Design parameterized_signed_alu, start of the top module:
module parameterized_signed_alu #(parameter in_data_width=16,out_data_width=16,arith_out_data_width=32)(
input signed [in_data_width-1:0]A,B,
input clk,rst,
input [3:0]alu_fn,
output shift_flag,arith_flag,logic_flag,cmp_flag,carry_out,
output [out_data_width-1:0]shift_out,logic_out,cmp_out,
output signed[arith_out_data_width-1:0] arith_out
);
wire arith_enable,shift_enable,logic_enable,cmp_enable;
arith_unit dut0(
.A(A),
.B(B),
.clk(clk),
.rst(rst),
.arith_enable(arith_enable),
.alu_fn(alu_fn[1:0]),
.carry_out(carry_out),
.arith_flag(arith_flag),
.arith_out(arith_out)
);
logic_unit dut1(
.A(A),
.B(B),
.clk(clk),
.rst(rst),
.logic_enable(logic_enable),
.alu_fn(alu_fn[1:0]),
.logic_flag(logic_flag),
.logic_out(logic_out)
);
cmp_unit   dut2(
.A(A),
.B(B),
.clk(clk),
.rst(rst),
.cmp_enable(cmp_enable),
.alu_fn(alu_fn[1:0]),
.cmp_flag(cmp_flag),
.cmp_out(cmp_out)
);
shift_unit dut3(
.A(A),
.B(B),
.clk(clk),
.rst(rst),
.shift_enable(shift_enable),
.alu_fn(alu_fn[1:0]),
.shift_flag(shift_flag),
.shift_out(shift_out)
);
decoder dut4(
.alu_fn(alu_fn[3:2]),
.arith_enable(arith_enable),
.cmp_enable(cmp_enable),
.logic_enable(logic_enable),
.shift_enable(shift_enable)
);
endmodule
clock: 85.0 ns
lec_check: 0
cap_margin: 20
cell_pad_in_sites_global_placement: 3
core_margin: 2
core_utilization: 40
cts_cluster_size: 49
gpl_routability_driven: 0
hold_slack_margin: 0.05
slew_margin: 20
run.sh (not shown) runs the stock make flow with config.mk's settings and CLKGATE_MAP_FILE=.
Rerun with:
--- a/flow/config.mk
+++ b/flow/config.mk
@@ -9 +8,0 @@
-export CELL_PAD_IN_SITES_GLOBAL_PLACEMENT = 3
@@ -11,4 +10,2 @@
-export CORE_UTILIZATION = 40
-export CTS_CLUSTER_SIZE = 49
-export GPL_ROUTABILITY_DRIVEN = 0
-export HOLD_SLACK_MARGIN = 0.05
+export CORE_UTILIZATION = 66
+export MAX_ROUTING_LAYER = met4
@@ -15,0 +13 @@
+export TNS_END_PERCENT = 5
==> flow/constraint.sdc (replaced) <==
create_clock -name core_clock -period 79.2 [get_ports {clk}]
set_input_delay 15.8400 -clock core_clock [delete_from_list [all_inputs] [get_ports {clk}]]
set_output_delay 15.8400 -clock core_clock [all_outputs]
set_load 0.01 [all_outputs]
After rerunning: The new run stopped in 5_1_grt (GRT-0232). Die area went down by 39%. Area after synthesis is unchanged. Synthesized cell count does not change.
Rerun with:
--- a/flow/config.mk
+++ b/flow/config.mk
@@ -10,2 +10 @@
-export CORE_UTILIZATION = 66
-export MAX_ROUTING_LAYER = met4
+export CORE_UTILIZATION = 25
@@ -13 +11,0 @@
-export TNS_END_PERCENT = 5
==> flow/constraint.sdc (replaced) <==
create_clock -name core_clock -period 83.2 [get_ports {clk}]
set_input_delay 16.6400 -clock core_clock [delete_from_list [all_inputs] [get_ports {clk}]]
set_output_delay 16.6400 -clock core_clock [all_outputs]
set_load 0.01 [all_outputs]
Outcome:
- Now the flow completed without violations
- area after synthesis stays the same
- synthesized cell count is unchanged
- die area rises to 2.6 times its value
Rerun with:
--- a/flow/config.mk
+++ b/flow/config.mk
@@ -10 +10 @@
-export CORE_UTILIZATION = 25
+export CORE_UTILIZATION = 59
==> flow/constraint.sdc (replaced) <==
create_clock -name core_clock -period 69.5 [get_ports {clk}]
set_input_delay 13.9000 -clock core_clock [delete_from_list [all_inputs] [get_ports {clk}]]
set_output_delay 13.9000 -clock core_clock [all_outputs]
set_load 0.01 [all_outputs]
Effect: With this change the flow died in 5_1_grt on ODB-0269; synthesized area is unchanged; die area drops by 57%; synthesized cell count does not change.
Rerun with:
--- a/flow/config.mk
+++ b/flow/config.mk
@@ -10 +10 @@
-export CORE_UTILIZATION = 59
+export CORE_UTILIZATION = 50
==> flow/constraint.sdc (replaced) <==
create_clock -name core_clock -period 72.6 [get_ports {clk}]
set_input_delay 14.5200 -clock core_clock [delete_from_list [all_inputs] [get_ports {clk}]]
set_output_delay 14.5200 -clock core_clock [all_outputs]
set_load 0.01 [all_outputs]
Result:
- The changed run completed, yet does not pass: setup timing
- synthesized cell count does not change
- die area is higher by 18%
- synthesized area stays the same
Rerun with:
--- a/flow/config.mk
+++ b/flow/config.mk
@@ -10 +10,3 @@
-export CORE_UTILIZATION = 50
+export CORE_UTILIZATION = 40
+export GPL_ROUTABILITY_DRIVEN = 0
+export PLACE_DENSITY_LB_ADDON = 0.05
==> flow/constraint.sdc (replaced) <==
create_clock -name core_clock -period 85.0 [get_ports {clk}]
set_input_delay 17.0000 -clock core_clock [delete_from_list [all_inputs] [get_ports {clk}]]
set_output_delay 17.0000 -clock core_clock [all_outputs]
set_load 0.01 [all_outputs]
Outcome:
- The changed run completed without violations
- global-route usage drops by 12 points
- routed wire length drops by 11%

---

Starting RTL as in the previous note.
Design parameterized_signed_alu, start of the top module:
module parameterized_signed_alu #(parameter in_data_width=16,out_data_width=16,arith_out_data_width=32)(
input signed [in_data_width-1:0]A,B,
input clk,rst,
input [3:0]alu_fn,
output shift_flag,arith_flag,logic_flag,cmp_flag,carry_out,
output [out_data_width-1:0]shift_out,logic_out,cmp_out,
output signed[arith_out_data_width-1:0] arith_out
);
wire arith_enable,shift_enable,logic_enable,cmp_enable;
arith_unit dut0(
.A(A),
.B(B),
.clk(clk),
.rst(rst),
.arith_enable(arith_enable),
.alu_fn(alu_fn[1:0]),
.carry_out(carry_out),
.arith_flag(arith_flag),
.arith_out(arith_out)
);
logic_unit dut1(
.A(A),
.B(B),
.clk(clk),
.rst(rst),
.logic_enable(logic_enable),
.alu_fn(alu_fn[1:0]),
.logic_flag(logic_flag),
.logic_out(logic_out)
);
cmp_unit   dut2(
.A(A),
.B(B),
.clk(clk),
.rst(rst),
.cmp_enable(cmp_enable),
.alu_fn(alu_fn[1:0]),
.cmp_flag(cmp_flag),
.cmp_out(cmp_out)
);
shift_unit dut3(
.A(A),
.B(B),
.clk(clk),
.rst(rst),
.shift_enable(shift_enable),
.alu_fn(alu_fn[1:0]),
.shift_flag(shift_flag),
.shift_out(shift_out)
);
decoder dut4(
.alu_fn(alu_fn[3:2]),
.arith_enable(arith_enable),
.cmp_enable(cmp_enable),
.logic_enable(logic_enable),
.shift_enable(shift_enable)
);
endmodule
Settings: LEC_CHECK=0, ABC_AREA=0, CAP_MARGIN=20, CELL_PAD_IN_SITES_DETAIL_PLACEMENT=0, CORE_MARGIN=2, CORE_UTILIZATION=23, CTS_CLUSTER_DIAMETER=164, CTS_CLUSTER_SIZE=98, MAX_ROUTING_LAYER=met4, SLEW_MARGIN=40, TNS_END_PERCENT=10; clock period 86.1 ns.
Then changed:
- CAP_MARGIN: 20 -> 35
- CORE_UTILIZATION: 23 -> 72
- CTS_CLUSTER_DIAMETER: 164 -> 27
- CTS_CLUSTER_SIZE: 98 -> 25
- PLACE_DENSITY_LB_ADDON: default -> 0.27
- TNS_END_PERCENT: 10 -> default
- clock period: 86.1 -> 116.0 ns (I/O delays scaled with it)
Outcome: The new run produced a clean layout; hold slack gains 6.1 ns; die area shrinks by 68%; synthesized area is unchanged.
Then changed:
- ABC_AREA: 0 -> default
- CAP_MARGIN: 35 -> 20
- CELL_PAD_IN_SITES_DETAIL_PLACEMENT: 0 -> default
- CORE_UTILIZATION: 72 -> 58
- CTS_CLUSTER_DIAMETER: 27 -> default
- CTS_CLUSTER_SIZE: 25 -> default
- PLACE_DENSITY_LB_ADDON: 0.27 -> default
- SLEW_MARGIN: 40 -> 20
- TNS_END_PERCENT: default -> 5
- clock period: 116.0 -> 72.6 ns (I/O delays scaled with it)
Result: With this change the flow finished but failed the layout checks on negative setup slack; sequential share of layout area drops by 1.1 points; non-clock buffer count goes up by 1984; via count climbs by about a fifth; utilization climbs by 9.5 points.
Then changed:
- CORE_UTILIZATION: 58 -> 40
- MAX_ROUTING_LAYER: met4 -> default
- TNS_END_PERCENT: 5 -> default
- clock period: 72.6 -> 83.2 ns (I/O delays scaled with it)
Result:
- This time the run completed with no timing, DRC or antenna violations
- final area drops by 12%
- clock-buffer cell count drops by 1
- setup slack improved by 6.9 ns
- die size climbs by 44%

---

== v12 ==
parameterized_signed_alu again, from the RTL that the note above started with.
==> flow/config.mk <==
export PLATFORM = sky130hd
export DESIGN_NAME = parameterized_signed_alu
export DESIGN_NICKNAME = parameterized_signed_alu
export VERILOG_FILES = /design/flow/design.v
export SDC_FILE = /design/flow/constraint.sdc
export NUM_CORES = 4
export LEC_CHECK = 0
export CAP_MARGIN = 20
export CORE_MARGIN = 3
export CORE_UTILIZATION = 58
export CTS_CLUSTER_DIAMETER = 78
export GPL_ROUTABILITY_DRIVEN = 0
export HOLD_SLACK_MARGIN = 0.09
export PLACE_DENSITY_LB_ADDON = 0.05
export SETUP_SLACK_MARGIN = 5.0
export SLEW_MARGIN = 20
==> flow/constraint.sdc <==
create_clock -name core_clock -period 85.0 [get_ports {clk}]
set_input_delay 17.0000 -clock core_clock [delete_from_list [all_inputs] [get_ports {clk}]]
set_output_delay 17.0000 -clock core_clock [all_outputs]
set_load 0.01 [all_outputs]
v12: no failed stages, no open violations at the end
Modified inputs, v30 compared to v12
Settings: CORE_MARGIN now 2, was 3; SETUP_SLACK_MARGIN no longer set, was 5.0; PLACE_DENSITY_LB_ADDON no longer set, was 0.05; HOLD_SLACK_MARGIN no longer set, was 0.09; CORE_UTILIZATION now 40, was 58; CTS_CLUSTER_DIAMETER no longer set, was 78; CELL_PAD_IN_SITES_GLOBAL_PLACEMENT now 3, previously not set.
Findings:
- v12 and v30 ended up with roughly the same flop share of the area.
- [compare] base=v12 new=v30: worst hold slack grew by 90 ps, largest fanout of any net on the critical path increased 2, arrival time of the worst setup path +2900 ps.
- sky130_fd_sc_hd__or4b_4 as the slowest stage cell on the critical path was reported by v12, and sky130_fd_sc_hd__or4_1 by v30.
For v50, these inputs were changed with respect to v30:
Settings: CELL_PAD_IN_SITES_GLOBAL_PLACEMENT removed (was 3); GPL_ROUTABILITY_DRIVEN removed (was 0); CORE_UTILIZATION changed from 40 to 58; the clock period (ns, I/O delays scaled along) changed from 85.0 to 72.6.
Results
- Every run in v50 and v30 closed cleanly, with the single exception of v50.
- The higher row count came out of v30.
- Placed cell count is lower on v30
- Where die area is concerned, v30 is outperformed by v50.
- Relative to v30, post-DP HPWL increased by about 3.4% in v50.
Inputs modified between v50 and v10:
Settings: CORE_UTILIZATION changed from 58 to 23; the clock period (ns, I/O delays scaled along) changed from 72.6 to 99.8.
==> results <==
Every stage of the flow completed for v10, and the final layout passed the timing, DRC and antenna checks.
v50 did not make it past global routing, where a tool error ended it.
~same total number of H-tree levels in v50 and v10
Going from v50 to v10, detailed placer's ending HPWL down 6.4%, number of cells in the design after placement went down, count of library flops with an enable pin comparable, die area moved up, number of setup buffers added after CTS lower.
The placeable core region of v10 was inferior to that of v50.
The higher area of placed instances of v50 and v10 is in v50.
diff inputs: v10 => v56
Settings: swapping 23 for 72 in CORE_UTILIZATION; putting ABC_AREA at 1 where nothing was set.
## What came out
Summary — global-route usage, v56 relative to v10: higher, by 25 points.
Compare v10 and v56 | number of nets in the layout lower: v10
In the tables for v10 and v56, iteration tally of the first detailed-router pass reads lower with v56.
Cell count ends up lower on v56.
From v10 to v56 the numbers moved as follows: final worst setup slack went up by 1800 ps.
